==> flow/config.mk <==
export PLATFORM = sky130hd
export DESIGN_NAME = top
export DESIGN_NICKNAME = top
export VERILOG_FILES = /design/flow/design.v
export SDC_FILE = /design/flow/constraint.sdc
export NUM_CORES = 4
export LEC_CHECK = 0
export CAP_MARGIN = 20
export CELL_PAD_IN_SITES_GLOBAL_PLACEMENT = 2
export CORE_MARGIN = 2
export CORE_UTILIZATION = 28
export HOLD_SLACK_MARGIN = 0.25
export PLACE_DENSITY_LB_ADDON = 0.01
export SETUP_SLACK_MARGIN = 1.35
export SLEW_MARGIN = 20
export TNS_END_PERCENT = 60
==> flow/constraint.sdc <==
create_clock -name core_clock -period 10.6 [get_ports {clk}]
set_input_delay 2.1200 -clock core_clock [delete_from_list [all_inputs] [get_ports {clk}]]
set_output_delay 2.1200 -clock core_clock [all_outputs]
set_load 0.01 [all_outputs]
==> flow/design.v <==
module two(clk, rst_n, in, valid_in, last_in, out, valid_out, last_out, ready);
	input wire clk, rst_n;
	input wire [32-1:0] in;
	input wire valid_in, last_in;
	output reg [32-1:0] out;
	output reg valid_out, last_out;
	output wire ready;
	reg [32-1:0] buff;
parameter [1:0] IDLE = 2'b00, S0 = 2'b01, S1 = 2'b10, S2 = 2'b11;
	reg [1:0] state;
	reg delay_last;
	wire we;
	wire S0_enable;
	wire S1_enable;
	wire S2_enable;
	wire S0toS1;
	wire S1toS2;
	wire S2toS1, S2toIDLE;
always @(posedge clk) begin
	if (!rst_n) begin
		state <= IDLE;
	end else begin
		case (state)
		IDLE : begin
			if (valid_in) begin
				state <= S0;
			end else begin
				state <= IDLE;
			end
		end
		S0 : begin
			if (S0toS1) begin
				state <= S1;
			end else begin
				state <= S0;
			end
		end
		S1 : begin
			if (S1toS2) begin
				state <= S2;
			end else begin
				state <= S1;
			end
		end
		S2 : begin
			if (S2toIDLE) begin
				state <= IDLE;
			end else if (S2toS1) begin
				state <= S1;
			end else begin
				state <= S2;
			end
		end
		endcase
	end
end
always @(posedge clk) begin
	if (!rst_n) begin
		buff <= 0;
		valid_out <= 0;
		last_out <= 0;
	end else begin
		if (S0_enable) begin
			buff <= in;
			valid_out <= 0;
			last_out <= 0;
		end else if (S1_enable) begin
			out <= (in > buff) ? in : buff;
			valid_out <= 1;
			last_out <= 0;
			buff <= (in > buff) ? buff : in;
		end else if (S2_enable) begin
			out <= buff;
			valid_out <= 1;
			last_out <= (S2toIDLE) ? 1 : 0;
			buff <= (we) ? in : buff;
		end else begin
			valid_out <= 0;
			last_out <= 0;
		end
	end
end
always @(posedge clk) begin
	if (!rst_n) begin
		delay_last <= 0;
	end else begin
		if (last_in) begin
			delay_last <= 1;
		end else if (S2toIDLE) begin
			delay_last <= 0;
		end else begin
			delay_last <= 0;
		end
	end
end
assign ready = (state != IDLE) & valid_in;
assign we = ready;
assign S0_enable = (state == S0) & we;
assign S1_enable = (state == S1) & we;
assign S2_enable = (state == S2);
assign S0toS1 = (state == S0) & we;
assign S1toS2 = (state == S1) & we;
assign S2toS1 = (state == S2) & we & !delay_last;
assign S2toIDLE = (state == S2) & delay_last;
endmodule
module four(clk, rst_n, in, valid_in, last_in, out, valid_out, last_out);
	input wire clk, rst_n;
	input wire [32-1:0] in;
	input wire valid_in, last_in;
	output reg [32-1:0] out;
	output reg valid_out, last_out;
	reg [32-1:0] fifo [4-1:0];
	reg [2-1:0] head;
	reg [1-1:0] tail0, tail1;
parameter [2:0] S0 = 3'b001, S1 = 3'b010, S2 = 3'b011, S3 = 3'b100, S4 = 3'b101;
	reg [2:0] state;
	reg delay_last;
	wire we;	 
	wire S0_enable, S1_enable, S2_enable, S3_enable, S4_enable;
	wire S0toS1;
	wire S1toS2, S1toS3;
	wire S2toS3, S2toS4;
	wire S3toS1, S3toS0;
	wire S4toS1, S4toS0;
	wire [32-1:0] mem0, mem1, mem2, mem3;
always @(posedge clk) begin
	if (!rst_n) begin
		state <= S0;
	end else begin
		case (state)
		S0 : begin
			if (S0toS1) begin
				state <= S1;
			end else begin
				state <= S0;
			end
		end
		S1 : begin
			if (S1toS2) begin
				state <= S2;
			end else if (S1toS3) begin
				state <= S3;
			end else begin
				state <= S1;
			end
		end
		S2 : begin
			if (S2toS3) begin
				state <= S3;
			end else if (S2toS4) begin
				state <= S4;
			end else begin
				state <= S2;
			end
		end
		S3 : begin
			if (S3toS1) begin
				state <= S1;
			end else if (S3toS0) begin
				state <= S0;
			end else begin
				state <= S3;
			end
		end
		S4 : begin
			if (S4toS1) begin
				state <= S1;
			end else if (S4toS0) begin
				state <= S0;
			end else begin
				state <= S4;
			end
		end
		endcase
	end
end
always @(posedge clk) begin
	if (!rst_n) begin
		head <= 0;
		tail0 <= 0;
		tail1 <= 0;
		valid_out <= 0;
		last_out <= 0;
	end else begin
		if (S0_enable) begin
			fifo[head] <= in;
			head <= head + 1;
		end
		else if (S1_enable) begin
			fifo[head] <= (in > fifo[tail0]) ? fifo[tail0] : in;
			out <= (in > fifo[tail0]) ? in : fifo[tail0];
			valid_out <= 1;
			last_out <= 0;
			head <= head + 1;
			tail0 <= (in > fifo[tail0]) ? tail0 : tail0 + 1;
			tail1 <= (in > fifo[tail0]) ? tail1 + 1 : tail1;
		end
		else if (S2_enable) begin
			fifo[head] <= in;
			out <= (fifo[tail1+2] > fifo[tail0]) ? fifo[tail1+2] : fifo[tail0];
			valid_out <= 1;
			last_out <= 0;
			head <= (we) ? head + 1 : head;
			tail0 <= (fifo[tail1+2] > fifo[tail0]) ? tail0 : tail0 + 1;
			tail1 <= (fifo[tail1+2] > fifo[tail0]) ? tail1 + 1 : tail1;
		end
		else if (S3_enable) begin
			fifo[head] <= in;
			out <= fifo[tail0];
			valid_out <= 1;
			last_out <= (S3toS0) ? 1 : 0;
			head <= (we && !delay_last) ? head + 1 : head;
			tail0 <= tail0 + 1;
		end
		else if (S4_enable) begin
			fifo[head] <= in;
			out <= fifo[tail1+2];
			valid_out <= 1;
			last_out <= (S4toS0) ? 1 : 0;
			head <= (we && !delay_last) ? head + 1 : head;
			tail1 <= tail1 + 1;
		end
		else begin
			valid_out <= 0;
			last_out <= 0;
		end
	end
end
always @(posedge clk) begin
	if (!rst_n) begin
		delay_last <= 0;
	end else begin
		if (last_in) begin
			delay_last <= 1;
		end else if (S3toS0 || S4toS0) begin
			delay_last <= 0;
		end else begin
			delay_last <= delay_last;
		end
	end
end
assign we = valid_in;
assign S0_enable = we & (state == S0);
assign S1_enable = (state == S1);
assign S2_enable = (state == S2);
assign S3_enable = (state == S3);
assign S4_enable = (state == S4);
assign S0toS1 = (state == S0) & (head == 1);
assign S1toS2 = (state == S1) & !(in > fifo[tail0]);
assign S1toS3 = (state == S1) & (in > fifo[tail0]) & (tail1 == 1);
assign S2toS3 = (state == S2) & (fifo[tail1+2] > fifo[tail0]) & (tail1 == 1);
assign S2toS4 = (state == S2) & !(fifo[tail1+2] > fifo[tail0]) & (tail0 == 1);
assign S3toS1 = (state == S3) & (tail0 == 1) & !delay_last;
assign S3toS0 = (state == S3) & (tail0 == 1) & delay_last;
assign S4toS1 = (state == S4) & (tail1 == 1) & !delay_last;
assign S4toS0 = (state == S4) & (tail1 == 1) & delay_last;
assign mem0 = fifo[0];
assign mem1 = fifo[1];
assign mem2 = fifo[2];
assign mem3 = fifo[3];
endmodule
module eight(clk, rst_n, in, valid_in, last_in, out, valid_out, last_out);
	input wire clk, rst_n;
	input wire [32-1:0] in;
	input wire valid_in, last_in;
	output reg [32-1:0] out;
	output reg valid_out, last_out;
	reg [32-1:0] fifo [8-1:0];
	reg [3-1:0] head;
	reg [2-1:0] tail0, tail1;
parameter [2:0] S0 = 3'b001, S1 = 3'b010, S2 = 3'b011, S3 = 3'b100, S4 = 3'b101;
	reg [2:0] state;
	reg delay_last;
	wire we;	 
	wire S0_enable, S1_enable, S2_enable, S3_enable, S4_enable;
	wire S0toS1;
	wire S1toS2, S1toS3;
	wire S2toS3, S2toS4;
	wire S3toS1, S3toS0;
	wire S4toS1, S4toS0;
	wire [32-1:0] mem0, mem1, mem2, mem3, mem4, mem5, mem6, mem7;
always @(posedge clk) begin
	if (!rst_n) begin
		state <= S0;
	end else begin
		case (state)
		S0 : begin
			if (S0toS1) begin
				state <= S1;
			end else begin
				state <= S0;
			end
		end
		S1 : begin
			if (S1toS2) begin
				state <= S2;
			end else if (S1toS3) begin
				state <= S3;
			end else begin
				state <= S1;
			end
		end
		S2 : begin
			if (S2toS3) begin
				state <= S3;
			end else if (S2toS4) begin
				state <= S4;
			end else begin
				state <= S2;
			end
		end
		S3 : begin
			if (S3toS1) begin
				state <= S1;
			end else if (S3toS0) begin
				state <= S0;
			end else begin
				state <= S3;
			end
		end
		S4 : begin
			if (S4toS1) begin
				state <= S1;
			end else if (S4toS0) begin
				state <= S0;
			end else begin
				state <= S4;
			end
		end
		endcase
	end
end
always @(posedge clk) begin
	if (!rst_n) begin
		head <= 0;
		tail0 <= 0;
		tail1 <= 0;
		valid_out <= 0;
		last_out <= 0;
	end else begin
		if (S0_enable) begin
			fifo[head] <= in;
			head <= head + 1;
		end
		else if (S1_enable) begin
			fifo[head] <= (in > fifo[tail0]) ? fifo[tail0] : in;
			out <= (in > fifo[tail0]) ? in : fifo[tail0];
			valid_out <= 1;
			last_out <= 0;
			head <= head + 1;
			tail0 <= (in > fifo[tail0]) ? tail0 : tail0 + 1;
			tail1 <= (in > fifo[tail0]) ? tail1 + 1 : tail1;
		end
		else if (S2_enable) begin
			fifo[head] <= in;
			out <= (fifo[tail1+4] > fifo[tail0]) ? fifo[tail1+4] : fifo[tail0];
			valid_out <= 1;
			last_out <= 0;
			head <= (we) ? head + 1 : head;
			tail0 <= (fifo[tail1+4] > fifo[tail0]) ? tail0 : tail0 + 1;
			tail1 <= (fifo[tail1+4] > fifo[tail0]) ? tail1 + 1 : tail1;
		end
		else if (S3_enable) begin
			fifo[head] <= in;
			out <= fifo[tail0];
			valid_out <= 1;
			last_out <= (S3toS0) ? 1 : 0;
			head <= (we && !delay_last) ? head + 1 : head;
			tail0 <= tail0 + 1;
		end
		else if (S4_enable) begin
			fifo[head] <= in;
			out <= fifo[tail1+4];
			valid_out <= 1;
			last_out <= (S4toS0) ? 1 : 0;
			head <= (we && !delay_last) ? head + 1 : head;
			tail1 <= tail1 + 1;
		end
		else begin
			valid_out <= 0;
			last_out <= 0;
		end
	end
end
always @(posedge clk) begin
	if (!rst_n) begin
		delay_last <= 0;
	end else begin
		if (last_in) begin
			delay_last <= 1;
		end else if (S3toS0 || S4toS0) begin
			delay_last <= 0;
		end else begin
			delay_last <= delay_last;
		end
	end
end
assign we = valid_in;
assign S0_enable = we & (state == S0);
assign S1_enable = (state == S1);
assign S2_enable = (state == S2);
assign S3_enable = (state == S3);
assign S4_enable = (state == S4);
assign S0toS1 = (state == S0) & (head == 3);
assign S1toS2 = (state == S1) & !(in > fifo[tail0]);
assign S1toS3 = (state == S1) & (in > fifo[tail0]) & (tail1 == 3);
assign S2toS3 = (state == S2) & (fifo[tail1+4] > fifo[tail0]) & (tail1 == 3);
assign S2toS4 = (state == S2) & !(fifo[tail1+4] > fifo[tail0]) & (tail0 == 3);
assign S3toS1 = (state == S3) & (tail0 == 3) & !delay_last;
assign S3toS0 = (state == S3) & (tail0 == 3) & delay_last;
assign S4toS1 = (state == S4) & (tail1 == 3) & !delay_last;
assign S4toS0 = (state == S4) & (tail1 == 3) & delay_last;
assign mem0 = fifo[0];
assign mem1 = fifo[1];
assign mem2 = fifo[2];
assign mem3 = fifo[3];
assign mem4 = fifo[4];
assign mem5 = fifo[5];
assign mem6 = fifo[6];
assign mem7 = fifo[7];
endmodule
module steen(clk, rst_n, in, valid_in, last_in, out, valid_out, last_out);
	input wire clk, rst_n;
	input wire [32-1:0] in;
	input wire valid_in, last_in;
	output reg [32-1:0] out;
	output reg valid_out, last_out;
	reg [32-1:0] fifo [16-1:0];
	reg [4-1:0] head;
	reg [3-1:0] tail0, tail1;
parameter [2:0] S0 = 3'b001, S1 = 3'b010, S2 = 3'b011, S3 = 3'b100, S4 = 3'b101;
	reg [2:0] state;
	reg delay_last;
	wire we;	 
	wire S0_enable, S1_enable, S2_enable, S3_enable, S4_enable;
	wire S0toS1;
	wire S1toS2, S1toS3;
	wire S2toS3, S2toS4;
	wire S3toS1, S3toS0;
	wire S4toS1, S4toS0;
	wire [32-1:0] mem0, mem1, mem2, mem3, mem4, mem5, mem6, mem7;
always @(posedge clk) begin
	if (!rst_n) begin
		state <= S0;
	end else begin
		case (state)
		S0 : begin
			if (S0toS1) begin
				state <= S1;
			end else begin
				state <= S0;
			end
		end
		S1 : begin
			if (S1toS2) begin
				state <= S2;
			end else if (S1toS3) begin
				state <= S3;
			end else begin
				state <= S1;
			end
		end
		S2 : begin
			if (S2toS3) begin
				state <= S3;
			end else if (S2toS4) begin
				state <= S4;
			end else begin
				state <= S2;
			end
		end
		S3 : begin
			if (S3toS1) begin
				state <= S1;
			end else if (S3toS0) begin
				state <= S0;
			end else begin
				state <= S3;
			end
		end
		S4 : begin
			if (S4toS1) begin
				state <= S1;
			end else if (S4toS0) begin
				state <= S0;
			end else begin
				state <= S4;
			end
		end
		endcase
	end
end
always @(posedge clk) begin
	if (!rst_n) begin
		head <= 0;
		tail0 <= 0;
		tail1 <= 0;
		valid_out <= 0;
		last_out <= 0;
	end else begin
		if (S0_enable) begin
			fifo[head] <= in;
			head <= head + 1;
		end
		else if (S1_enable) begin
			fifo[head] <= (in > fifo[tail0]) ? fifo[tail0] : in;
			out <= (in > fifo[tail0]) ? in : fifo[tail0];
			valid_out <= 1;
			last_out <= 0;
			head <= head + 1;
			tail0 <= (in > fifo[tail0]) ? tail0 : tail0 + 1;
			tail1 <= (in > fifo[tail0]) ? tail1 + 1 : tail1;
		end
		else if (S2_enable) begin
			fifo[head] <= in;
			out <= (fifo[tail1+8] > fifo[tail0]) ? fifo[tail1+8] : fifo[tail0];
			valid_out <= 1;
			last_out <= 0;
			head <= (we) ? head + 1 : head;
			tail0 <= (fifo[tail1+8] > fifo[tail0]) ? tail0 : tail0 + 1;
			tail1 <= (fifo[tail1+8] > fifo[tail0]) ? tail1 + 1 : tail1;
		end
		else if (S3_enable) begin
			fifo[head] <= in;
			out <= fifo[tail0];
			valid_out <= 1;
			last_out <= (S3toS0) ? 1 : 0;
			head <= (we && !delay_last) ? head + 1 : head;
			tail0 <= tail0 + 1;
		end
		else if (S4_enable) begin
			fifo[head] <= in;
			out <= fifo[tail1+8];
			valid_out <= 1;
			last_out <= (S4toS0) ? 1 : 0;
			head <= (we && !delay_last) ? head + 1 : head;
			tail1 <= tail1 + 1;
		end
		else begin
			valid_out <= 0;
			last_out <= 0;
		end
	end
end
always @(posedge clk) begin
	if (!rst_n) begin
		delay_last <= 0;
	end else begin
		if (last_in) begin
			delay_last <= 1;
		end else if (S3toS0 || S4toS0) begin
			delay_last <= 0;
		end else begin
			delay_last <= delay_last;
		end
	end
end
assign we = valid_in;
assign S0_enable = we & (state == S0);
assign S1_enable = (state == S1);
assign S2_enable = (state == S2);
assign S3_enable = (state == S3);
assign S4_enable = (state == S4);
assign S0toS1 = (state == S0) & (head == 7);
assign S1toS2 = (state == S1) & !(in > fifo[tail0]);
assign S1toS3 = (state == S1) & (in > fifo[tail0]) & (tail1 == 7);
assign S2toS3 = (state == S2) & (fifo[tail1+8] > fifo[tail0]) & (tail1 == 7);
assign S2toS4 = (state == S2) & !(fifo[tail1+8] > fifo[tail0]) & (tail0 == 7);
assign S3toS1 = (state == S3) & (tail0 == 7) & !delay_last;
assign S3toS0 = (state == S3) & (tail0 == 7) & delay_last;
assign S4toS1 = (state == S4) & (tail1 == 7) & !delay_last;
assign S4toS0 = (state == S4) & (tail1 == 7) & delay_last;
assign mem0 = fifo[0];
assign mem1 = fifo[1];
assign mem2 = fifo[2];
assign mem3 = fifo[3];
assign mem4 = fifo[4];
assign mem5 = fifo[5];
assign mem6 = fifo[6];
assign mem7 = fifo[7];
endmodule
module thtwo(clk, rst_n, in, valid_in, last_in, out, valid_out, last_out);
	input wire clk, rst_n;
	input wire [32-1:0] in;
	input wire valid_in, last_in;
	output reg [32-1:0] out;
	output reg valid_out, last_out;
	reg [32-1:0] fifo [32-1:0];
	reg [5-1:0] head;
	reg [4-1:0] tail0, tail1;
parameter [2:0] S0 = 3'b001, S1 = 3'b010, S2 = 3'b011, S3 = 3'b100, S4 = 3'b101;
	reg [2:0] state;
	reg delay_last;
	wire we;	 
	wire S0_enable, S1_enable, S2_enable, S3_enable, S4_enable;
	wire S0toS1;
	wire S1toS2, S1toS3;
	wire S2toS3, S2toS4;
	wire S3toS1, S3toS0;
	wire S4toS1, S4toS0;
	wire [32-1:0] mem0, mem1, mem2, mem3, mem4, mem5, mem6, mem7;
always @(posedge clk) begin
	if (!rst_n) begin
		state <= S0;
	end else begin
		case (state)
		S0 : begin
			if (S0toS1) begin
				state <= S1;
			end else begin
				state <= S0;
			end
		end
		S1 : begin
			if (S1toS2) begin
				state <= S2;
			end else if (S1toS3) begin
				state <= S3;
			end else begin
				state <= S1;
			end
		end
		S2 : begin
			if (S2toS3) begin
				state <= S3;
			end else if (S2toS4) begin
				state <= S4;
			end else begin
				state <= S2;
			end
		end
		S3 : begin
			if (S3toS1) begin
				state <= S1;
			end else if (S3toS0) begin
				state <= S0;
			end else begin
				state <= S3;
			end
		end
		S4 : begin
			if (S4toS1) begin
				state <= S1;
			end else if (S4toS0) begin
				state <= S0;
			end else begin
				state <= S4;
			end
		end
		endcase
	end
end
always @(posedge clk) begin
	if (!rst_n) begin
		head <= 0;
		tail0 <= 0;
		tail1 <= 0;
		valid_out <= 0;
		last_out <= 0;
	end else begin
		if (S0_enable) begin
			fifo[head] <= in;
			head <= head + 1;
		end
		else if (S1_enable) begin
			fifo[head] <= (in > fifo[tail0]) ? fifo[tail0] : in;
			out <= (in > fifo[tail0]) ? in : fifo[tail0];
			valid_out <= 1;
			last_out <= 0;
			head <= head + 1;
			tail0 <= (in > fifo[tail0]) ? tail0 : tail0 + 1;
			tail1 <= (in > fifo[tail0]) ? tail1 + 1 : tail1;
		end
		else if (S2_enable) begin
			fifo[head] <= in;
			out <= (fifo[tail1+16] > fifo[tail0]) ? fifo[tail1+16] : fifo[tail0];
			valid_out <= 1;
			last_out <= 0;
			head <= (we) ? head + 1 : head;
			tail0 <= (fifo[tail1+16] > fifo[tail0]) ? tail0 : tail0 + 1;
			tail1 <= (fifo[tail1+16] > fifo[tail0]) ? tail1 + 1 : tail1;
		end
		else if (S3_enable) begin
			fifo[head] <= in;
			out <= fifo[tail0];
			valid_out <= 1;
			last_out <= (S3toS0) ? 1 : 0;
			head <= (we && !delay_last) ? head + 1 : head;
			tail0 <= tail0 + 1;
		end
		else if (S4_enable) begin
			fifo[head] <= in;
			out <= fifo[tail1+16];
			valid_out <= 1;
			last_out <= (S4toS0) ? 1 : 0;
			head <= (we && !delay_last) ? head + 1 : head;
			tail1 <= tail1 + 1;
		end
		else begin
			valid_out <= 0;
			last_out <= 0;
		end
	end
end
always @(posedge clk) begin
	if (!rst_n) begin
		delay_last <= 0;
	end else begin
		if (last_in) begin
			delay_last <= 1;
		end else if (S3toS0 || S4toS0) begin
			delay_last <= 0;
		end else begin
			delay_last <= delay_last;
		end
	end
end
assign we = valid_in;
assign S0_enable = we & (state == S0);
assign S1_enable = (state == S1);
assign S2_enable = (state == S2);
assign S3_enable = (state == S3);
assign S4_enable = (state == S4);
assign S0toS1 = (state == S0) & (head == 15);
assign S1toS2 = (state == S1) & !(in > fifo[tail0]);
assign S1toS3 = (state == S1) & (in > fifo[tail0]) & (tail1 == 15);
assign S2toS3 = (state == S2) & (fifo[tail1+16] > fifo[tail0]) & (tail1 == 15);
assign S2toS4 = (state == S2) & !(fifo[tail1+16] > fifo[tail0]) & (tail0 == 15);
assign S3toS1 = (state == S3) & (tail0 == 15) & !delay_last;
assign S3toS0 = (state == S3) & (tail0 == 15) & delay_last;
assign S4toS1 = (state == S4) & (tail1 == 15) & !delay_last;
assign S4toS0 = (state == S4) & (tail1 == 15) & delay_last;
assign mem0 = fifo[0];
assign mem1 = fifo[1];
assign mem2 = fifo[2];
assign mem3 = fifo[3];
assign mem4 = fifo[4];
assign mem5 = fifo[5];
assign mem6 = fifo[6];
assign mem7 = fifo[7];
endmodule
module top(clk, rst_n, in, valid_in, last_in, out, valid_out, last_out, ready);
	input wire clk, rst_n;
	input wire [32-1:0] in;
	input wire valid_in, last_in;
	output wire [32-1:0] out;
	output wire valid_out, last_out;
	output wire ready;
	wire [32-1:0] out0, out1, out2, out3;
	wire valid_out0, valid_out1, valid_out2, valid_out3;
	wire last_out0, last_out1, last_out2, last_out3;
two tw0(.clk(clk), .rst_n(rst_n), .in(in), .valid_in(valid_in), .last_in(last_in), .out(out0), .valid_out(valid_out0), .last_out(last_out0), .ready(ready));
four f0(.clk(clk), .rst_n(rst_n), .in(out0), .valid_in(valid_out0), .last_in(last_out0), .out(out1), .valid_out(valid_out1), .last_out(last_out1));
eight e0(.clk(clk), .rst_n(rst_n), .in(out1), .valid_in(valid_out1), .last_in(last_out1), .out(out2), .valid_out(valid_out2), .last_out(last_out2));
steen s0(.clk(clk), .rst_n(rst_n), .in(out2), .valid_in(valid_out2), .last_in(last_out2), .out(out3), .valid_out(valid_out3), .last_out(last_out3));
thtwo t0(.clk(clk), .rst_n(rst_n), .in(out3), .valid_in(valid_out3), .last_in(last_out3), .out(out), .valid_out(valid_out), .last_out(last_out));
endmodule
==> flow/run.sh <==
#!/bin/bash
# the make line also repeats each setting of config.mk as NAME=value (left out here)
make -C /OpenROAD-flow-scripts/flow DESIGN_CONFIG=/design/flow/config.mk WORK_HOME=/design/flow/orfs CLKGATE_MAP_FILE= finish
==> results of run 1 <==
## layout make-up
| class | instances | area [sq um] |
|---|---|---|
| Fill cell | 31763 | 223000 |
| Sequential cell | 2193 | 64800 |
| Multi-Input combinational cell | 2579 | 28200 |
| Clock buffer | 351 | 7520 |
| Tap cell | 4387 | 5490 |
| Timing Repair Buffer | 214 | 1910 |
| Clock inverter | 149 | 1790 |
| Inverter | 168 | 632 |
| Antenna cell | 7 | 17.5 |
## stage by stage
stage | util | hold slack (ns)
after floorplan | - | 0.434
after global routing | 0.331 | 0.493
after CTS | 0.330 | 0.475
after detailed placement | 0.302 | 0.464
final | 0.331 | 0.470
after global placement | 0.302 | 0.448
## per-layer routing
| layer | track usage | share of wire | wire [um] |
|---|---|---|---|
| met1 | 0.263 | 0.46 | 149000 |
| met2 | 0.308 | 0.47 | 154000 |
| met3 | 0.0229 | 0.037 | 12100 |
| met4 | 0.0548 | 0.028 | 9160 |
| met5 | 0 | 0.000040 | 13 |
==> impl_report.txt, run 1 <==
PHYSICAL IMPLEMENTATION REPORT
----------------------------------------------------
[Outcome]
  Status ........................ complete, no violations

[Drt]
  Number of nets still failing antenna checks after routing ........................ 0
  Post-DR vias/cell ........................ 4.97
  Detailed Route WL ........................ approximately 320000 um
  Iter 0 DRT Violations ........................ 4342
  DRC errors left ........................ 0
  DR WL/cell ........................ 32.3 um
  Drt pass-1 iters ........................ 7
  Routed vias ........................ 49983

[Clock tree]
  TritonCTS clock tree ........................ done
  Cts-stage hold buffer count ........................ 0
  Clk ins delay skew pair ........................ 0.91 ns
  Total number of clock tree sinks ........................ 2193
  Postcts setup bufs ........................ 0
  Post-cts gate resize count ........................ 0
  Clock Root Buffer ........................ clkbuf_16
  Clk slew on worst S/H paths ........................ 0.05 ns
  TritonCTS buffer count ........................ 276
  CTS max path bufs ........................ 4
  Total number of H-tree levels ........................ 5

[Global routing]
  Maximum number of pins on one net before global-route repair ........................ 71
  Global-route wire length before repair ........................ 442000 um
  Remaining global-route overflow ........................ 0
  Vias in the first global route ........................ 51727
  Global router's overall resource usage ........................ 0.189
  Antenna violations before repair ........................ 24

[STA]
  Setup-violating endpoint count in the final report ........................ 0
  Aggregate negative setup slack ........................ 0 ns
  Post-route worst setup slack ........................ 3.56 ns
  Hold violation count in the final report ........................ 0
  Shortest clock period the worst path allows after layout ........................ 7.04 ns
  Largest clock skew in the final design ........................ 0.0538 ns
  Final Max-Slew Violation Tally ........................ 0
  Highest achievable clock rate ........................ between 0.1 and 0.15 GHz
  Setup repair after global routing missed its margin ........................ no
  Normalized max-slew margin ........................ 0.249
  Worst-Margin Slew ........................ 1.13 ns
  Final period util ........................ 0.664

[Critical path]
  Data arrival time of the critical path ........................ 7.60 ns
  Crit path capture type ........................ register
  Critical path endpoint ........................ t0.fifo[19][0]
  Worst path max stage delay ........................ 0.83 ns
  Critical path's slowest cell ........................ dfxtp_4
  Cell type group with the largest total delay on the critical path ........................ buffers and inverters
  Reg-to-reg setup timing slack ........................ 3.56 ns
  Kind of start point of the critical path ........................ register
  Worst EP required ........................ 11.16 ns
  Worst path depth ........................ 13
  CP Buf/Inv Count ........................ 3
  Path depth of the worst reg2reg path ........................ 13
  Reg-to-Reg End ........................ t0.fifo[19][0]
  Start-to-end type of the worst setup path ........................ reg -> reg
  Series of cell instances along the critical path ........................ buf_4 -> mux4_2 -> mux4_2 -> inv_1 -> ha_1 -> a21oi_1 -> o21ai_0 -> a221o_1 -> o31a_1 -> o21ai_1 -> or2_4 -> buf_4 -> mux2_2
  Highest net fanout along the worst path ........................ 56

[Pwr]
  Power drawn by the combinational cells ........................ 0.490 mW
  Largest Pwr Group ........................ the clock network
  Total power divided by cell area ........................ ~180 nW/um^2
  Switching part of the total ........................ 0.214
  Worst vdd rail ir drop ........................ 0.102 mV
  Combinational fraction of design power ........................ 0.025
  Sequential Power Share ........................ 0.479
  Switching power ........................ 4.22 mW
  Int Power ........................ 15.5 mW
  Clock Power ........................ 9.77 mW
  Total power ........................ between 15 and 20 mW
  P_leak ........................ 35.5 nW
  Total sequential power ........................ roughly 9.4 mW
  Clock network fraction of total power ........................ 0.496

[Yosys]
  Synth Area in Adders ........................ 0.0415
  Most area-consuming cells after synthesis ........................ edfxtp_1 67%, mux4_2 12%, ha_1 4.1%
  Prevailing post-synth register cell ........................ edfxtp_1
  AO/OA Area Share ........................ 0.0439
  Net count after synthesis ........................ 5541
  Distinct lib cells used ........................ 81
  Ys cells ........................ 5194
  Multiplexer share of the synthesized area ........................ 0.168
  Ranking of synthesized cells by instance count ........................ 2080 x edfxtp_1, 512 x mux4_2, 311 x ha_1, 234 x nand2_1, 221 x o21ai_0
  Post-synth area from yosys stat ........................ 93900 sq um
  Number of synthesized flops with an enable pin ........................ about 2100
  Library cell with the highest instance count after synthesis ........................ edfxtp_1
  Register bit total from synthesis ........................ 2193
  Post-synthesis sequential area ratio ........................ 0.690
  Cell type with the largest total area ........................ edfxtp_1
  Dominant non-sequential cell family after synthesis ........................ multiplexers
  Syn Std Cell Area ........................ 93900 sq um
  Per-instance average area after synthesis ........................ 18.1 sq um
  Yosys warns ........................ 5
  Synth async-reset ratio ........................ 0
  Area fraction of the dominant cell type after synthesis ........................ 0.665
  Share of the synthesized netlist area taken by xor and xnor gates ........................ 0.000933
  Syn Inst Count ........................ 5194
  Post-Synth Simple-Gate Area ........................ 0.0374

[Floorplan]
  Share of the core filled by cells before placement ........................ 0.281
  Core region area ........................ 334000 sq um
  Die area ........................ ~340000 sq um
  Floorplan row count ........................ 212
  Die X-Extent ........................ 583 um
  Vertical die dimension ........................ about 580 um
  Io pins ........................ 71

[Placed design]
  IO Port Bufs ........................ 70
  Routability cong. ........................ between 0.7 and 0.8
  Post-place instance area ........................ 101000 sq um
  Placed instance count ........................ between 9000 and 10000
  Worst slack, placed ........................ 3.62 ns
  HPWL after detailed placement ........................ 193000 um

[Layout]
  Synth-to-Final Area Change ........................ 17.5%
  Final cell count without fillers ........................ 10048
  Final instance area ........................ approximately 110000 sq um
  Final nets ........................ 5779

[Min path]
  Start point of the worst hold path ........................ tw0.last_out
  Worst Hold Endpoint ........................ f0.delay_last
  Worst min path class ........................ reg -> reg
  Cell depth of the worst hold path ........................ 2

[Run]
  Number of max-cap violations ........................ 0
  OpenROAD warning count ........................ 37

----------------------------------------------------
==> run 2: changes to the inputs <==
- CELL_PAD_IN_SITES_GLOBAL_PLACEMENT: 2 -> not set
- CORE_UTILIZATION: 28 -> 44
- HOLD_SLACK_MARGIN: 0.25 -> not set
- PLACE_DENSITY_LB_ADDON: 0.01 -> not set
- SETUP_SLACK_MARGIN: 1.35 -> not set
- TNS_END_PERCENT: 60 -> not set
- clock period: 10.6 -> 3.94 ns (I/O delays scaled with it)
==> run 2 against run 1 <==
  * The layout now fails its checks (setup timing)
  * Fmax up 51%
  * Cell area up 3.6%
  * Setup slack worse by 4.3 ns
  * Die area down 36%
  * Flip-flop count unchanged
  * Total power up 150%
  * Wire length down 21%
  * First-iteration DRC count up 25%
  * Largest power group is now registers
==> impl_report.txt, run 2 <==
PHYSICAL IMPLEMENTATION REPORT
----------------------------------------------------
[Pwr]
  Total sequential power ........................ 25.4 mW
  Total power ........................ 48.7 mW
  Total power divided by cell area ........................ 426 nW/um^2
  Clock network fraction of total power ........................ 0.452
  Largest Pwr Group ........................ registers
  Combinational fraction of design power ........................ 0.027
  Int Power ........................ 38.8 mW
  P_leak ........................ about 39 nW
  Switching power ........................ 9.90 mW
  Switching part of the total ........................ 0.203
  Worst vdd rail ir drop ........................ 0.461 mV
  Power drawn by the combinational cells ........................ 1.32 mW
  Sequential Power Share ........................ 0.521
  Clock Power ........................ between 20 and 25 mW

[Placed design]
  Routability cong. ........................ 0.835
  Worst slack, placed ........................ -0.888 ns
  HPWL after detailed placement ........................ roughly 160000 um
  IO Port Bufs ........................ around 70

[Yosys]
  Multiplexer share of the synthesized area ........................ 0.168
  Post-synthesis sequential area ratio ........................ 0.690
  Register bit total from synthesis ........................ 2193
  Yosys warns ........................ 5
  Post-Synth Simple-Gate Area ........................ 0.0374
  Number of synthesized flops with an enable pin ........................ 2080
  Cell type with the largest total area ........................ edfxtp_1
  Syn Std Cell Area ........................ 93900 sq um
  Synth Area in Adders ........................ 0.0415
  Most area-consuming cells after synthesis ........................ edfxtp_1 67%, mux4_2 12%, ha_1 4.1%
  AO/OA Area Share ........................ 0.0439
  Synth async-reset ratio ........................ 0
  Net count after synthesis ........................ 5541
  Prevailing post-synth register cell ........................ edfxtp_1
  Ys cells ........................ 5194
  Dominant non-sequential cell family after synthesis ........................ multiplexers
  Library cell with the highest instance count after synthesis ........................ edfxtp_1
  Distinct lib cells used ........................ 81
  Area fraction of the dominant cell type after synthesis ........................ 0.665
  Share of the synthesized netlist area taken by xor and xnor gates ........................ 0.000933
  Syn Inst Count ........................ 5194
  Ranking of synthesized cells by instance count ........................ 2080 x edfxtp_1, 512 x mux4_2, 311 x ha_1, 234 x nand2_1, 221 x o21ai_0
  Post-synth area from yosys stat ........................ between 90000 and 100000 sq um
  Per-instance average area after synthesis ........................ 18.1 sq um

[Global routing]
  Maximum number of pins on one net before global-route repair ........................ 109
  Antenna violations before repair ........................ 6
  Vias in the first global route ........................ 52471
  Global router's overall resource usage ........................ 0.232
  Remaining global-route overflow ........................ 0
  Global-route wire length before repair ........................ 366000 um

[Run]
  OpenROAD warning count ........................ between 40 and 50
  Number of max-cap violations ........................ 0

[Layout]
  Synth-to-Final Area Change ........................ 21.7%
  Count of filler cells inserted in the layout ........................ 16425
  Final nets ........................ 6318

[Min path]
  Cell depth of the worst hold path ........................ 3
  Start point of the worst hold path ........................ rst_n
  Worst Hold Endpoint ........................ s0.tail1[0]
  Worst min path class ........................ in -> reg

[Critical path]
  Series of cell instances along the critical path ........................ buf_12 -> clkbuf_16 -> clkbuf_16 -> mux4_2 -> mux4_2 -> inv_2 -> ha_1 -> nand4_1 -> and4bb_1 -> a211o_1 -> o22ai_4 -> o21ai_2 -> or2_4 -> buf_6 -> buf_12 -> buf_12 -> nand2_4 -> o21ai_4 -> buf_12 -> clkbuf_16
  Crit path capture type ........................ register
  Path depth of the worst reg2reg path ........................ 20
  Cell repeated most along the worst path ........................ buf_12
  Worst path depth ........................ 20
  Worst path max stage delay ........................ about 0.52 ns
  Highest net fanout along the worst path ........................ 8
  Start-to-end type of the worst setup path ........................ reg -> reg
  Worst EP required ........................ 4.55 ns
  Data arrival time of the critical path ........................ 5.28 ns
  CP Buf/Inv Count ........................ 9
  Critical path's slowest cell ........................ mux4_2
  Reg-to-Reg End ........................ t0.fifo[5][20]
  Reg-to-reg setup timing slack ........................ -0.72 ns
  Kind of start point of the critical path ........................ register
  Critical path endpoint ........................ t0.fifo[5][20]
  Cell type group with the largest total delay on the critical path ........................ buffers and inverters

[Clock tree]
  Cts-stage hold buffer count ........................ 0
  Clk slew on worst S/H paths ........................ 0.06 ns
  CTS max path bufs ........................ 3
  Clock Root Buffer ........................ clkbuf_16
  Total number of H-tree levels ........................ 4
  TritonCTS buffer count ........................ roughly 220
  Total number of clock tree sinks ........................ 2193
  Clk ins delay skew pair ........................ approximately 0.90 ns
  TritonCTS clock tree ........................ done

[STA]
  Final Max-Slew Violation Tally ........................ 0
  Worst-Margin Slew ........................ between 1 and 1.5 ns
  Normalized max-slew margin ........................ 0.282
  Shortest clock period the worst path allows after layout ........................ 4.66 ns
  Highest achievable clock rate ........................ 0.214 GHz
  Hold violation count in the final report ........................ 0
  Largest clock skew in the final design ........................ roughly 0.06 ns
  Setup-violating endpoint count in the final report ........................ 1911
  Post-route worst setup slack ........................ -0.723 ns
  Setup repair after global routing missed its margin ........................ yes
  Aggregate negative setup slack ........................ -949.36 ns
  Final period util ........................ 1.18

[Floorplan]
  Floorplan row count ........................ 169
  Io pins ........................ roughly 71
  Vertical die dimension ........................ 466 um
  Core region area ........................ between 200000 and 250000 sq um
  Die X-Extent ........................ 466 um
  Die area ........................ 217000 sq um
  Share of the core filled by cells before placement ........................ 0.443

[Drt]
  Number of nets still failing antenna checks after routing ........................ 0
  Post-DR vias/cell ........................ 5.85
  Drt pass-1 iters ........................ 6
  Iter 0 DRT Violations ........................ 5426
  Routed vias ........................ 52555
  DRC errors left ........................ 0
  DR WL/cell ........................ 28.5 um
  Detailed Route WL ........................ 256000 um

[Outcome]
  Violated Checks ........................ setup timing
  Status ........................ finished with violations

----------------------------------------------------
run 2: timing repair:
| action | in CTS | in global routing |
|---|---|---|
| setup buffers | 25 | 30 |
| setup endpoints to repair | 1910 | 2059 |
| gates resized | 36 | 95 |
| pin swaps | 9 | 20 |
| gates cloned | 5 | 29 |
run 2: metal layers:
metal	vias up	track usage	wire [um]
li1	22709	-	-
met1	27639	0.320	107000
met4	2	0.0642	6420
met5	-	0	11
met3	363	0.0347	16000
met2	1842	0.386	126000
run 2: final cells by class:
| class | count | area [sq um] | share of cell area |
|---|---|---|---|
| flip-flops and latches | 2193 | 64800 | 0.567 |
| multi-input cells | 2579 | 28600 | 0.250 |
| repair buffers | 809 | 9070 | 0.0794 |
| clock buffers | 275 | 5940 | 0.0520 |
| well taps | 2821 | 3530 | 0.0309 |
| clock inverters | 138 | 1720 | 0.0151 |
| inverters | 168 | 648 | 0.00567 |
| diodes | 4 | 10.0 | 0.0000876 |
run 2: per-stage QoR:
| step | cells | util | hold WS (ns) | area, sq um |
|---|---|---|---|---|
| after detailed placement | 8488 | 0.495 | 0.465 | 105000 |
| after global routing | 8984 | 0.539 | 0.327 | 114000 |
| after CTS | 8931 | 0.533 | 0.289 | 113000 |
| final | 8987 | 0.539 | 0.342 | 114000 |
| after global placement | 8488 | 0.495 | 0.455 | 105000 |
| after floorplan | 5194 | - | 0.434 | 94500 |
==> run 3: changes to the inputs <==
- ABC_AREA: not set -> 1
- CAP_MARGIN: 20 -> 15
- CELL_PAD_IN_SITES_GLOBAL_PLACEMENT: not set -> 1
- CORE_ASPECT_RATIO: not set -> 1.68
- CORE_UTILIZATION: 44 -> 57
- CTS_CLUSTER_DIAMETER: not set -> 196
- GPL_ROUTABILITY_DRIVEN: not set -> 0
- GPL_TIMING_DRIVEN: not set -> 0
- MIN_ROUTING_LAYER: not set -> met1
- PLACE_DENSITY_LB_ADDON: not set -> 0.09
- SETUP_SLACK_MARGIN: not set -> 1.01
- SLEW_MARGIN: 20 -> 25
- clock period: 3.94 -> 11.0 ns (I/O delays scaled with it)
==> run 3 against run 2 <==
  * The run now finishes clean
  * Wire length increased by 29%
  * Die area decreased by 20%
  * First-iteration DRC count increased by 45%
  * Largest cell class unchanged
==> impl_report.txt, run 3 <==
PHYSICAL IMPLEMENTATION REPORT
----------------------------------------------------
[Outcome]
  Status ........................ complete, no violations

[Pwr]
  P_leak ........................ roughly 40 nW
  Int Power ........................ ~13 mW
  Total sequential power ........................ around 9.0 mW
  Clock Power ........................ 6.82 mW
  Combinational fraction of design power ........................ 0.012
  Clock network fraction of total power ........................ 0.425
  Largest Pwr Group ........................ registers
  Switching part of the total ........................ 0.200
  Sequential Power Share ........................ 0.563
  Power drawn by the combinational cells ........................ 0.193 mW
  Switching power ........................ 3.21 mW
  Worst vdd rail ir drop ........................ 0.149 mV
  Total power divided by cell area ........................ 146 nW/um^2

[Floorplan]
  Die X-Extent ........................ 321 um
  Share of the core filled by cells before placement ........................ 0.574
  Floorplan row count ........................ 195
  Die area ........................ 173000 sq um
  Io pins ........................ 71
  Vertical die dimension ........................ 537 um
  Core region area ........................ 168000 sq um

[Yosys]
  Yosys warns ........................ 5
  Ys cells ........................ 8550
  Number of synthesized flops with an enable pin ........................ 2080
  Most area-consuming cells after synthesis ........................ edfxtp_1 65%, nand2_1 5.6%, o21ai_0 5.1%
  Multiplexer share of the synthesized area ........................ 0.000104
  Syn Inst Count ........................ 8550
  Post-synth area from yosys stat ........................ 96400 sq um
  Net count after synthesis ........................ roughly 8900
  Dominant non-sequential cell family after synthesis ........................ simple AND/OR/NAND/NOR gates
  AO/OA Area Share ........................ 0.116
  Share of the synthesized netlist area taken by xor and xnor gates ........................ 0.000363
  Post-Synth Simple-Gate Area ........................ 0.131
  Register bit total from synthesis ........................ 2193
  Synth Area in Adders ........................ 0.0404
  Syn Std Cell Area ........................ 96400 sq um
  Ranking of synthesized cells by instance count ........................ 2080 x edfxtp_1, 1443 x nand2_1, 1134 x nor2_1, 980 x o21ai_0, 494 x inv_1
  Area fraction of the dominant cell type after synthesis ........................ 0.648
  Cell type with the largest total area ........................ edfxtp_1
  Library cell with the highest instance count after synthesis ........................ edfxtp_1
  Per-instance average area after synthesis ........................ between 10 and 15 sq um
  Post-synthesis sequential area ratio ........................ 0.671
  Prevailing post-synth register cell ........................ edfxtp_1
  Distinct lib cells used ........................ 56
  Synth async-reset ratio ........................ 0

[Critical path]
  Worst path max stage delay ........................ 0.70 ns
  Path depth of the worst reg2reg path ........................ 19
  Reg-to-Reg End ........................ t0.fifo[18][13]
  Cell type group with the largest total delay on the critical path ........................ buffers and inverters
  Crit path from ........................ valid_in
  Kind of start point of the critical path ........................ primary input
  Reg-to-reg setup timing slack ........................ 3.95 ns
  Worst EP required ........................ 8.80 ns
  Start-to-end type of the worst setup path ........................ in -> out
  Crit path capture type ........................ output pin
  Critical path's slowest cell ........................ clkdlybuf4s50_1
  Critical path endpoint ........................ ready
  Series of cell instances along the critical path ........................ clkdlybuf4s50_1 -> nand2_1 -> nand2_1 -> clkbuf_1 -> buf_1 -> clkdlybuf4s50_1
  Data arrival time of the critical path ........................ 4.99 ns
  CP Buf/Inv Count ........................ 4
  Highest net fanout along the worst path ........................ 10
  Worst path depth ........................ 6

[STA]
  Setup-violating endpoint count in the final report ........................ 0
  Hold violation count in the final report ........................ 0
  Final period util ........................ 0.653
  Highest achievable clock rate ........................ 0.139 GHz
  Worst-Margin Slew ........................ between 1 and 1.5 ns
  Final Max-Slew Violation Tally ........................ 0
  Aggregate negative setup slack ........................ 0 ns
  Normalized max-slew margin ........................ 0.165
  Setup repair after global routing missed its margin ........................ no
  Largest clock skew in the final design ........................ 0.0630 ns
  Min Hold Slack ........................ 0.450 ns
  Post-route worst setup slack ........................ roughly 3.8 ns
  Shortest clock period the worst path allows after layout ........................ 7.19 ns

[Layout]
  Count of filler cells inserted in the layout ........................ 12680
  Combined area of the multi-input logic cells ........................ 28700 sq um
  Final nets ........................ slightly above 9000
  Synth-to-Final Area Change ........................ 14.2%
  Sequential cell area ........................ around 65000 sq um

[Drt]
  Number of nets still failing antenna checks after routing ........................ 0
  DRC errors left ........................ 0
  Routed vias ........................ 71886
  DR WL/cell ........................ roughly 29 um
  Drt pass-1 iters ........................ 9
  Iter 0 DRT Violations ........................ 7893
  Detailed Route WL ........................ 331000 um
  Post-DR vias/cell ........................ 6.37

[Clock tree]
  Cts-stage hold buffer count ........................ 0
  Clock Root Buffer ........................ clkbuf_16
  Total number of clock tree sinks ........................ between 2000 and 2500
  Clk ins delay skew pair ........................ 0.88 ns
  Total number of H-tree levels ........................ 4
  TritonCTS buffer count ........................ 196
  Postcts setup bufs ........................ 0
  Post-cts gate resize count ........................ 0
  TritonCTS clock tree ........................ done
  CTS max path bufs ........................ 4
  Clk slew on worst S/H paths ........................ 0.06 ns

[Min path]
  Cell depth of the worst hold path ........................ 2
  Start point of the worst hold path ........................ tw0.last_out
  Worst min path class ........................ reg -> reg
  Worst Hold Endpoint ........................ f0.delay_last

[Global routing]
  Global-route wire length before repair ........................ 471000 um
  Maximum number of pins on one net before global-route repair ........................ 33
  Vias in the first global route ........................ between 70000 and 80000
  Remaining global-route overflow ........................ 0
  Antenna violations before repair ........................ 9
  Global router's overall resource usage ........................ 0.381

[Run]
  OpenROAD warning count ........................ 35
  Number of max-cap violations ........................ 0

[Placed design]
  IO Port Bufs ........................ 70
  Worst slack, placed ........................ 3.84 ns
  HPWL after detailed placement ........................ 242000 um

----------------------------------------------------
[run 3: through the flow]
stage	util	cell area, sq um	power (mW)	std cells
after CTS	0.655	110000	16.1	11283
after global routing	0.655	110000	16.4	11284
final	0.655	110000	16.0	11290
after floorplan	-	96400	9.33	8550
after global placement	0.594	99800	9.40	10787
after detailed placement	0.618	104000	9.41	10935
[run 3: layout make-up]
| cell class | count | share of cell area |
|---|---|---|
| Tap cell | 2167 | 0.0246 |
| Multi-Input combinational cell | 5343 | 0.261 |
| Timing Repair Buffer | 218 | 0.0339 |
| Sequential cell | 2193 | 0.588 |
| Clock buffer | 247 | 0.0475 |
| Antenna cell | 7 | 0.000159 |
| Inverter | 532 | 0.0181 |
| Buffer | 482 | 0.0183 |
| Clock inverter | 101 | 0.00885 |
[run 3: per-layer routing]
metal	global-route usage	vias to the layer above	wire length, um
met5	0	-	40
met4	0.337	6	34900
met3	0.0678	1300	25600
met2	0.656	4068	164000
met1	0.401	34953	106000
li1	-	31559	-
==> run 4: changes to the inputs <==
- ABC_AREA: 1 -> not set
- CAP_MARGIN: 15 -> 20
- CELL_PAD_IN_SITES_GLOBAL_PLACEMENT: 1 -> not set
- CORE_ASPECT_RATIO: 1.68 -> not set
- CORE_UTILIZATION: 57 -> 72
- CTS_CLUSTER_DIAMETER: 196 -> not set
- GPL_ROUTABILITY_DRIVEN: 0 -> not set
- GPL_TIMING_DRIVEN: 0 -> not set
- MAX_ROUTING_LAYER: not set -> met4
- MIN_ROUTING_LAYER: met1 -> not set
- PLACE_DENSITY: not set -> 0.64
- PLACE_DENSITY_LB_ADDON: 0.09 -> not set
- SETUP_SLACK_MARGIN: 1.01 -> not set
- SLEW_MARGIN: 25 -> 20
- clock period: 11.0 -> 4.64 ns (I/O delays scaled with it)
==> run 4 against run 3 <==
  * The layout now fails its checks (setup timing)
  * Combinational power went up to 5.9 times the previous value
  * Wire length is 13% lower
  * Critical path type is now reg -> reg
  * Global-route usage is 5.1 points higher
  * Cell count is 32% lower
  * Critical endpoint is now t0.out[16]
==> impl_report.txt, run 4 <==
PHYSICAL IMPLEMENTATION REPORT
----------------------------------------------------
[Outcome]
  Status ........................ finished with violations
  Violated Checks ........................ setup timing

[Pwr]
  Sequential Power Share ........................ 0.547
  Switching part of the total ........................ 0.212
  Total power divided by cell area ........................ 361 nW/um^2
  Combinational fraction of design power ........................ 0.029
  Total sequential power ........................ 21.5 mW
  Largest Pwr Group ........................ registers
  Switching power ........................ 8.36 mW
  P_leak ........................ about 36 nW
  Clock network fraction of total power ........................ 0.424
  Worst vdd rail ir drop ........................ 0.421 mV
  Power drawn by the combinational cells ........................ about 1.1 mW
  Total power ........................ 39.4 mW
  Clock Power ........................ 16.7 mW
  Int Power ........................ 31.1 mW

[Clock tree]
  Clk ins delay skew pair ........................ roughly 0.86 ns
  Total number of H-tree levels ........................ 4
  CTS max path bufs ........................ 3
  Clk slew on worst S/H paths ........................ 0.07 ns
  Total number of clock tree sinks ........................ between 2000 and 2500
  TritonCTS clock tree ........................ done
  TritonCTS buffer count ........................ approximately 210
  Clock Root Buffer ........................ clkbuf_16

[STA]
  Setup repair after global routing missed its margin ........................ yes
  Worst-Margin Slew ........................ 1.14 ns
  Final Max-Slew Violation Tally ........................ 0
  Hold violation count in the final report ........................ 0
  Min Hold Slack ........................ 0.470 ns
  Normalized max-slew margin ........................ 0.242
  Largest clock skew in the final design ........................ roughly 0.052 ns
  Shortest clock period the worst path allows after layout ........................ 4.88 ns
  Post-route worst setup slack ........................ -0.238 ns
  Setup-violating endpoint count in the final report ........................ approximately 1500
  Aggregate negative setup slack ........................ -103.09 ns
  Final period util ........................ 1.05
  Highest achievable clock rate ........................ roughly 0.2 GHz

[Floorplan]
  Core region area ........................ 129000 sq um
  Floorplan row count ........................ roughly 130
  Io pins ........................ 71
  Share of the core filled by cells before placement ........................ 0.725
  Vertical die dimension ........................ 365 um
  Die X-Extent ........................ 365 um
  Die area ........................ 133000 sq um

[Critical path]
  Kind of start point of the critical path ........................ register
  Worst path depth ........................ 17
  Worst path max stage delay ........................ 0.52 ns
  CP Buf/Inv Count ........................ 6
  Crit path capture type ........................ register
  Data arrival time of the critical path ........................ 5.43 ns
  Highest net fanout along the worst path ........................ 11
  Reg-to-Reg End ........................ t0.out[16]
  Worst EP required ........................ 5.19 ns
  Critical path endpoint ........................ t0.out[16]
  Cell type group with the largest total delay on the critical path ........................ multiplexers
  Reg-to-reg setup timing slack ........................ -0.24 ns
  Critical path's slowest cell ........................ mux4_2
  Path depth of the worst reg2reg path ........................ 17
  Series of cell instances along the critical path ........................ buf_12 -> buf_16 -> buf_4 -> mux4_2 -> mux4_2 -> inv_1 -> buf_4 -> ha_1 -> a21oi_1 -> o21a_1 -> o2bb2ai_1 -> or4_4 -> o211ai_4 -> o21ai_4 -> buf_12 -> mux2i_1 -> mux2i_1
  Start-to-end type of the worst setup path ........................ reg -> reg

[Yosys]
  Per-instance average area after synthesis ........................ ~18 sq um
  Syn Std Cell Area ........................ 93900 sq um
  Area fraction of the dominant cell type after synthesis ........................ 0.665
  Yosys warns ........................ 5
  Share of the synthesized netlist area taken by xor and xnor gates ........................ 0.000933
  Multiplexer share of the synthesized area ........................ 0.168
  Dominant non-sequential cell family after synthesis ........................ multiplexers
  Prevailing post-synth register cell ........................ edfxtp_1
  AO/OA Area Share ........................ 0.0439
  Most area-consuming cells after synthesis ........................ edfxtp_1 67%, mux4_2 12%, ha_1 4.1%
  Post-Synth Simple-Gate Area ........................ 0.0374
  Register bit total from synthesis ........................ 2193
  Ys cells ........................ 5194
  Post-synth area from yosys stat ........................ 93900 sq um
  Synth async-reset ratio ........................ 0
  Syn Inst Count ........................ 5194
  Number of synthesized flops with an enable pin ........................ 2080
  Net count after synthesis ........................ 5541
  Cell type with the largest total area ........................ edfxtp_1
  Ranking of synthesized cells by instance count ........................ 2080 x edfxtp_1, 512 x mux4_2, 311 x ha_1, 234 x nand2_1, 221 x o21ai_0
  Library cell with the highest instance count after synthesis ........................ edfxtp_1
  Post-synthesis sequential area ratio ........................ 0.690
  Synth Area in Adders ........................ 0.0415
  Distinct lib cells used ........................ 81

[Drt]
  DRC errors left ........................ 0
  Number of nets still failing antenna checks after routing ........................ 0
  Post-DR vias/cell ........................ roughly 7.6
  Drt pass-1 iters ........................ 9
  Iter 0 DRT Violations ........................ ~10000
  Detailed Route WL ........................ 287000 um
  Routed vias ........................ 57879
  DR WL/cell ........................ 37.5 um

[Layout]
  Count of filler cells inserted in the layout ........................ 5682
  Final nets ........................ between 6000 and 7000
  Combined area of the multi-input logic cells ........................ 29200 sq um
  Sequential cell area ........................ around 65000 sq um
  Synth-to-Final Area Change ........................ 16.3%

[Run]
  OpenROAD warning count ........................ roughly 42
  Number of max-cap violations ........................ 0

[Placed design]
  IO Port Bufs ........................ 70
  HPWL after detailed placement ........................ 149000 um
  Routability cong. ........................ about 0.9
  Worst slack, placed ........................ -0.199 ns

[Min path]
  Worst Hold Endpoint ........................ tw0.buff[19]
  Start point of the worst hold path ........................ tw0.buff[19]
  Cell depth of the worst hold path ........................ 2
  Worst min path class ........................ reg -> reg

[Global routing]
  Global-route wire length before repair ........................ 392000 um
  Vias in the first global route ........................ 56343
  Antenna violations before repair ........................ 11
  Global router's overall resource usage ........................ 0.432
  Maximum number of pins on one net before global-route repair ........................ roughly 75
  Remaining global-route overflow ........................ 0

----------------------------------------------------
==> run 4: metal layers <==
metal | vias up | track usage | wire (um)
met5 | - | - | 0
met4 | 0 | 0.237 | 23000
met3 | 1447 | 0.110 | 41500
met2 | 5573 | 0.631 | 129000
met1 | 28588 | 0.567 | 93600
li1 | 22271 | - | -
==> run 4: layout make-up <==
class	instances	area share
clock inverter	113	0.00887
tap	1742	0.0200
multi-input combinational	2622	0.268
antenna	11	0.000252
sequential	2193	0.593
inverter	168	0.00592
timing repair buffer	534	0.0533
clock buffer	272	0.0507
==> run 4: what timing repair did <==
item	in CTS	in global routing
gates resized	78	93
hold buffers	0	0
endpoints found under the setup margin	1069	1442
pin swaps	54	32
setup buffers	44	48
gates cloned	32	18
==> run 4: per-stage QoR <==
step,cell area (sq um),utilization,cells
floorplan,94200,-,5194
global placement,100000,0.773,7116
global route,109000,0.843,7653
finish,109000,0.843,7655
detailed placement,100000,0.773,7116
CTS,108000,0.834,7577
==> run 5: changes to the inputs <==
- CTS_CLUSTER_SIZE: not set -> 25
- MAX_ROUTING_LAYER: met4 -> not set
- PLACE_DENSITY: 0.64 -> not set
- PLACE_DENSITY_LB_ADDON: not set -> 0.02
- SETUP_SLACK_MARGIN: not set -> 1.0
- clock period: 4.64 -> 3.43 ns (I/O delays scaled with it)
==> run 5 against run 4 <==
  * Synthesized cell count did not move
  * Wire length increased by 2.7%
  * Clock skew rose by 0.0059 ns
  * Critical endpoint is now t0.fifo[16][1]
  * Sequential share of layout area shrank 1.6 points
  * Cell area up 2.8%
  * Clock-buffer cell count is 22 lower
  * Still fails the layout checks on setup timing
  * First-iteration DRC count is 2.3% lower
  * Register-to-register slack worse by 1.1 ns
  * Combinational power up 56%
  * Utilization rose by 2.3 points
  * Flip-flop count stayed put
  * Via count up 2.5%
==> impl_report.txt, run 5 <==
PHYSICAL IMPLEMENTATION REPORT
----------------------------------------------------
[Outcome]
  Status ........................ finished with violations
  Violated Checks ........................ setup timing

[Yosys]
  Ranking of synthesized cells by instance count ........................ 2080 x edfxtp_1, 512 x mux4_2, 311 x ha_1, 234 x nand2_1, 221 x o21ai_0
  Synth Area in Adders ........................ 0.0415
  Multiplexer share of the synthesized area ........................ 0.168
  Ys cells ........................ 5194
  Number of synthesized flops with an enable pin ........................ between 2000 and 2500
  Synth async-reset ratio ........................ 0
  Cell type with the largest total area ........................ edfxtp_1
  Library cell with the highest instance count after synthesis ........................ edfxtp_1
  Register bit total from synthesis ........................ approximately 2200
  Prevailing post-synth register cell ........................ edfxtp_1
  Net count after synthesis ........................ 5541
  Most area-consuming cells after synthesis ........................ edfxtp_1 67%, mux4_2 12%, ha_1 4.1%
  Post-Synth Simple-Gate Area ........................ 0.0374
  Area fraction of the dominant cell type after synthesis ........................ 0.665
  Syn Std Cell Area ........................ 93900 sq um
  Post-synthesis sequential area ratio ........................ 0.690
  Post-synth area from yosys stat ........................ 93900 sq um
  Yosys warns ........................ 5
  AO/OA Area Share ........................ 0.0439
  Distinct lib cells used ........................ 81
  Dominant non-sequential cell family after synthesis ........................ multiplexers
  Per-instance average area after synthesis ........................ 18.1 sq um
  Share of the synthesized netlist area taken by xor and xnor gates ........................ 0.000933
  Syn Inst Count ........................ 5194

[Drt]
  Metal3 WL ........................ 38300 um
  Detailed-routing wirelength on met1 ........................ 94000 um
  Number of nets still failing antenna checks after routing ........................ 0
  Iter 0 DRT Violations ........................ 9989
  Detailed Route WL ........................ 295000 um
  Top Metal Used ........................ met5
  Routed wl met2 ........................ approximately 140000 um
  Drt pass-1 iters ........................ 9
  Routed vias ........................ just under 60000
  DR WL/cell ........................ 37.2 um
  DRC errors left ........................ 0
  Post-DR vias/cell ........................ 7.47

[Pwr]
  Largest Pwr Group ........................ registers
  Power drawn by the combinational cells ........................ 1.78 mW
  Clock network fraction of total power ........................ 0.436
  Clock Power ........................ 23.9 mW
  Worst vdd rail ir drop ........................ 0.586 mV
  Total sequential power ........................ 29.1 mW
  Int Power ........................ 43.1 mW
  P_leak ........................ 38.3 nW
  Switching power ........................ 11.7 mW
  Switching part of the total ........................ 0.214
  Combinational fraction of design power ........................ 0.032
  Total power divided by cell area ........................ 488 nW/um^2
  Sequential Power Share ........................ 0.532

[Global routing]
  Global-route wire length before repair ........................ 415000 um
  Maximum number of pins on one net before global-route repair ........................ 80
  Vias in the first global route ........................ between 50000 and 60000
  Antenna violations before repair ........................ 9
  Global router's overall resource usage ........................ 0.444
  Remaining global-route overflow ........................ 0

[Floorplan]
  Core region area ........................ approximately 130000 sq um
  Vertical die dimension ........................ 365 um
  Die area ........................ 133000 sq um
  Die X-Extent ........................ 365 um
  Floorplan row count ........................ 132
  Io pins ........................ between 70 and 80
  Share of the core filled by cells before placement ........................ 0.725

[Critical path]
  Highest net fanout along the worst path ........................ 17
  Critical path endpoint ........................ t0.fifo[16][1]
  Worst path depth ........................ 17
  Worst EP required ........................ 4.13 ns
  Reg-to-Reg End ........................ t0.fifo[16][1]
  Critical path's slowest cell ........................ mux4_2
  Data arrival time of the critical path ........................ 5.49 ns
  Crit path capture type ........................ register
  Reg-to-reg setup timing slack ........................ -1.36 ns
  Cell type group with the largest total delay on the critical path ........................ AND-OR/OR-AND gates
  Path depth of the worst reg2reg path ........................ 17
  Kind of start point of the critical path ........................ register
  Worst path max stage delay ........................ just over 0.6 ns
  Cell repeated most along the worst path ........................ buf_12
  Series of cell instances along the critical path ........................ buf_12 -> buf_12 -> mux4_2 -> mux4_2 -> inv_4 -> ha_4 -> a21oi_1 -> o21ai_1 -> a221oi_4 -> buf_6 -> o22ai_2 -> o21ai_2 -> or2_4 -> buf_12 -> nand2_1 -> o21ai_4 -> buf_12
  CP Buf/Inv Count ........................ 6
  Start-to-end type of the worst setup path ........................ reg -> reg

[Clock tree]
  CTS max path bufs ........................ 3
  TritonCTS clock tree ........................ done
  Total number of H-tree levels ........................ 4
  Clk ins delay skew pair ........................ 0.87 ns
  Clock Root Buffer ........................ clkbuf_16
  Clk slew on worst S/H paths ........................ roughly 0.070 ns
  Total number of clock tree sinks ........................ 2193
  TritonCTS buffer count ........................ 206

[Run]
  OpenROAD warning count ........................ 41
  Number of max-cap violations ........................ 0

[Layout]
  Synth-to-Final Area Change ........................ 19.5%
  Final nets ........................ 6373
  Final cell count without fillers ........................ 7944

[STA]
  Worst-Margin Slew ........................ 0.906 ns
  Setup-violating endpoint count in the final report ........................ 2090
  Setup repair after global routing missed its margin ........................ yes
  Hold violation count in the final report ........................ 0
  Final period util ........................ 1.40
  Largest clock skew in the final design ........................ 0.0582 ns
  Shortest clock period the worst path allows after layout ........................ 4.79 ns
  Min Hold Slack ........................ ~0.28 ns
  Post-route worst setup slack ........................ -1.36 ns
  Normalized max-slew margin ........................ 0.391
  Highest achievable clock rate ........................ 0.209 GHz
  Final Max-Slew Violation Tally ........................ 0

[Min path]
  Start point of the worst hold path ........................ rst_n
  Worst Hold Endpoint ........................ s0.state[0]
  Worst min path class ........................ in -> reg
  Cell depth of the worst hold path ........................ 2

[Placed design]
  Placed instance count ........................ 7497
  Routability cong. ........................ 0.935
  HPWL after detailed placement ........................ 161000 um
  IO Port Bufs ........................ 70

----------------------------------------------------
-- run 5: layer usage --
| layer | track usage | vias to the layer above |
|---|---|---|
| met4 | 0.292 | 10 |
| met1 | 0.560 | 29363 |
| met2 | 0.692 | 5689 |
| met5 | 0 | - |
| met3 | 0.115 | 1463 |
| li1 | - | 22778 |
-- run 5: what timing repair did --
item	4_1_cts	5_1_grt
setup endpoints to repair	3368	3601
pin swaps	19	14
hold buffers	0	0
gates resized	55	52
buffers inserted	33	16
gates cloned	13	1
-- run 5: through the flow --
stage               cell area (sq um)  setup WS (ns)   util  TNS (ns)  total power, mW
finish                         112000          -1.36  0.867  -2280.33             54.8
CTS                            112000          -1.14  0.863  -1964.85             54.6
floorplan                       94600         -0.644      -  -1216.71             30.6
global route                   112000          -1.39  0.867  -2453.04             55.7
global placement               104000          -1.26  0.803  -2020.40             31.3
detailed placement             104000          -1.42  0.803  -2273.16             31.3
-- run 5: final cells by class --
| type | instances | area [sq um] |
|---|---|---|
| Tap cell | 1742 | 2180 |
| Timing Repair Buffer | 869 | 8840 |
| Sequential cell | 2193 | 64800 |
| Fill cell | 5074 | 17300 |
| Clock inverter | 132 | 1510 |
| Clock buffer | 250 | 5420 |
| Multi-Input combinational cell | 2588 | 28800 |
| Inverter | 168 | 648 |
| Antenna cell | 2 | 5.00 |
==> run 6: changes to the inputs <==
- CTS_CLUSTER_SIZE: 25 -> not set
- PLACE_DENSITY_LB_ADDON: 0.02 -> not set
- SETUP_SLACK_MARGIN: 1.0 -> not set
- clock period: 3.43 -> 6.17 ns (I/O delays scaled with it)
==> run 6 against run 5 <==
  * Now clean on timing, DRC and antenna
  * Register-to-register slack gained 1.8 ns
  * Via count shrank 9.6%
  * Die area is the same
  * Critical endpoint is now t0.fifo[7][12]
==> impl_report.txt, run 6 <==
PHYSICAL IMPLEMENTATION REPORT
----------------------------------------------------
[Outcome]
  Status ........................ complete, no violations

[Yosys]
  Library cell with the highest instance count after synthesis ........................ edfxtp_1
  Synth Area in Adders ........................ 0.0415
  Post-synth area from yosys stat ........................ 93900 sq um
  Syn Inst Count ........................ ~5200
  Number of synthesized flops with an enable pin ........................ 2080
  Dominant non-sequential cell family after synthesis ........................ multiplexers
  Most area-consuming cells after synthesis ........................ edfxtp_1 67%, mux4_2 12%, ha_1 4.1%
  Share of the synthesized netlist area taken by xor and xnor gates ........................ 0.000933
  Prevailing post-synth register cell ........................ edfxtp_1
  Multiplexer share of the synthesized area ........................ 0.168
  Cell type with the largest total area ........................ edfxtp_1
  Area fraction of the dominant cell type after synthesis ........................ 0.665
  Per-instance average area after synthesis ........................ 18.1 sq um
  Synth async-reset ratio ........................ 0
  Syn Std Cell Area ........................ ~94000 sq um
  Yosys warns ........................ 5
  Post-Synth Simple-Gate Area ........................ 0.0374
  Ranking of synthesized cells by instance count ........................ 2080 x edfxtp_1, 512 x mux4_2, 311 x ha_1, 234 x nand2_1, 221 x o21ai_0
  Register bit total from synthesis ........................ approximately 2200
  Net count after synthesis ........................ 5541

[Global routing]
  Global-route wire length before repair ........................ around 360000 um
  Remaining global-route overflow ........................ 0
  Maximum number of pins on one net before global-route repair ........................ around 96
  Vias in the first global route ........................ 53131

[Clock tree]
  Clk slew on worst S/H paths ........................ roughly 0.06 ns
  Total number of clock tree sinks ........................ 2193
  Total number of H-tree levels ........................ 4
  TritonCTS clock tree ........................ done
  Clock Root Buffer ........................ clkbuf_16

[Layout]
  Final nets ........................ 5767
  Synth-to-Final Area Change ........................ 11.6%
  Final instance area ........................ ~100000 sq um

[Floorplan]
  Floorplan row count ........................ about 130
  Vertical die dimension ........................ 365 um
  Die X-Extent ........................ 365 um

[Critical path]
  Worst path max stage delay ........................ between 0.6 and 0.7 ns
  Highest net fanout along the worst path ........................ 38
  Data arrival time of the critical path ........................ 6.39 ns
  Reg-to-reg setup timing slack ........................ ~0.44 ns
  Worst path depth ........................ 15

[STA]
  Highest achievable clock rate ........................ 0.174 GHz
  Setup repair after global routing missed its margin ........................ no
  Final period util ........................ 0.929
  Largest clock skew in the final design ........................ 0.0407 ns
  Hold violation count in the final report ........................ 0
  Worst-Margin Slew ........................ 1.14 ns
  Aggregate negative setup slack ........................ 0 ns

[Drt]
  Routed vias ........................ 53593
  Drt pass-1 iters ........................ 8
  Number of nets still failing antenna checks after routing ........................ 0
  DR WL/cell ........................ 34.3 um
  Post-DR vias/cell ........................ 7.30
  Number of antenna cells inserted ........................ 0

[Placed design]
  IO Port Bufs ........................ 70
  Post-place instance area ........................ 98000 sq um
  HPWL after detailed placement ........................ around 150000 um

[Pwr]
  Switching part of the total ........................ 0.204
  Switching power ........................ 6.07 mW
  P_leak ........................ approximately 35 nW
  Clock network fraction of total power ........................ 0.429
  Combinational fraction of design power ........................ 0.026
  Total power divided by cell area ........................ ~280 nW/um^2
  Total power ........................ 29.7 mW
  Power drawn by the combinational cells ........................ 0.769 mW
  Total sequential power ........................ around 16 mW

[Run]
  OpenROAD warning count ........................ 39
  Number of max-cap violations ........................ 0

[Min path]
  Cell depth of the worst hold path ........................ 2
  Worst min path class ........................ reg -> reg
  Worst Hold Endpoint ........................ tw0.buff[2]

----------------------------------------------------
-- run 6: what timing repair did --
item | CTS | global route
gates resized | 0 | 2
setup endpoints to repair | 0 | 32
hold buffers | 0 | 0
buffers inserted | 0 | 0
-- run 6: final cells by class --
type,instances,area [sq um],area share
Timing Repair Buffer,273,2570,0.0245
Inverter,168,631,0.00602
Multi-Input combinational cell,2579,27900,0.266
Clock buffer,264,5470,0.0522
Tap cell,1742,2180,0.0208
Sequential cell,2193,64800,0.618
Clock inverter,123,1250,0.0120
-- run 6: stage by stage --
step | utilization | setup WS (ns)
floorplan | - | 0.327
global placement | 0.757 | 0.507
detailed placement | 0.757 | 0.346
CTS | 0.809 | 0.250
global route | 0.809 | 0.283
finish | 0.809 | 0.438
-- run 6: per-layer routing --
| metal | global-route usage | up-vias | wire (um) |
|---|---|---|---|
| met5 | 0 | - | 67 |
| met4 | 0.179 | 10 | 13900 |
| met3 | 0.0881 | 769 | 29600 |
| met2 | 0.601 | 3939 | 119000 |
| met1 | 0.531 | 27336 | 89400 |
| li1 | - | 21539 | - |
Power figures rest on the tool's default switching activity, not on a simulated workload.
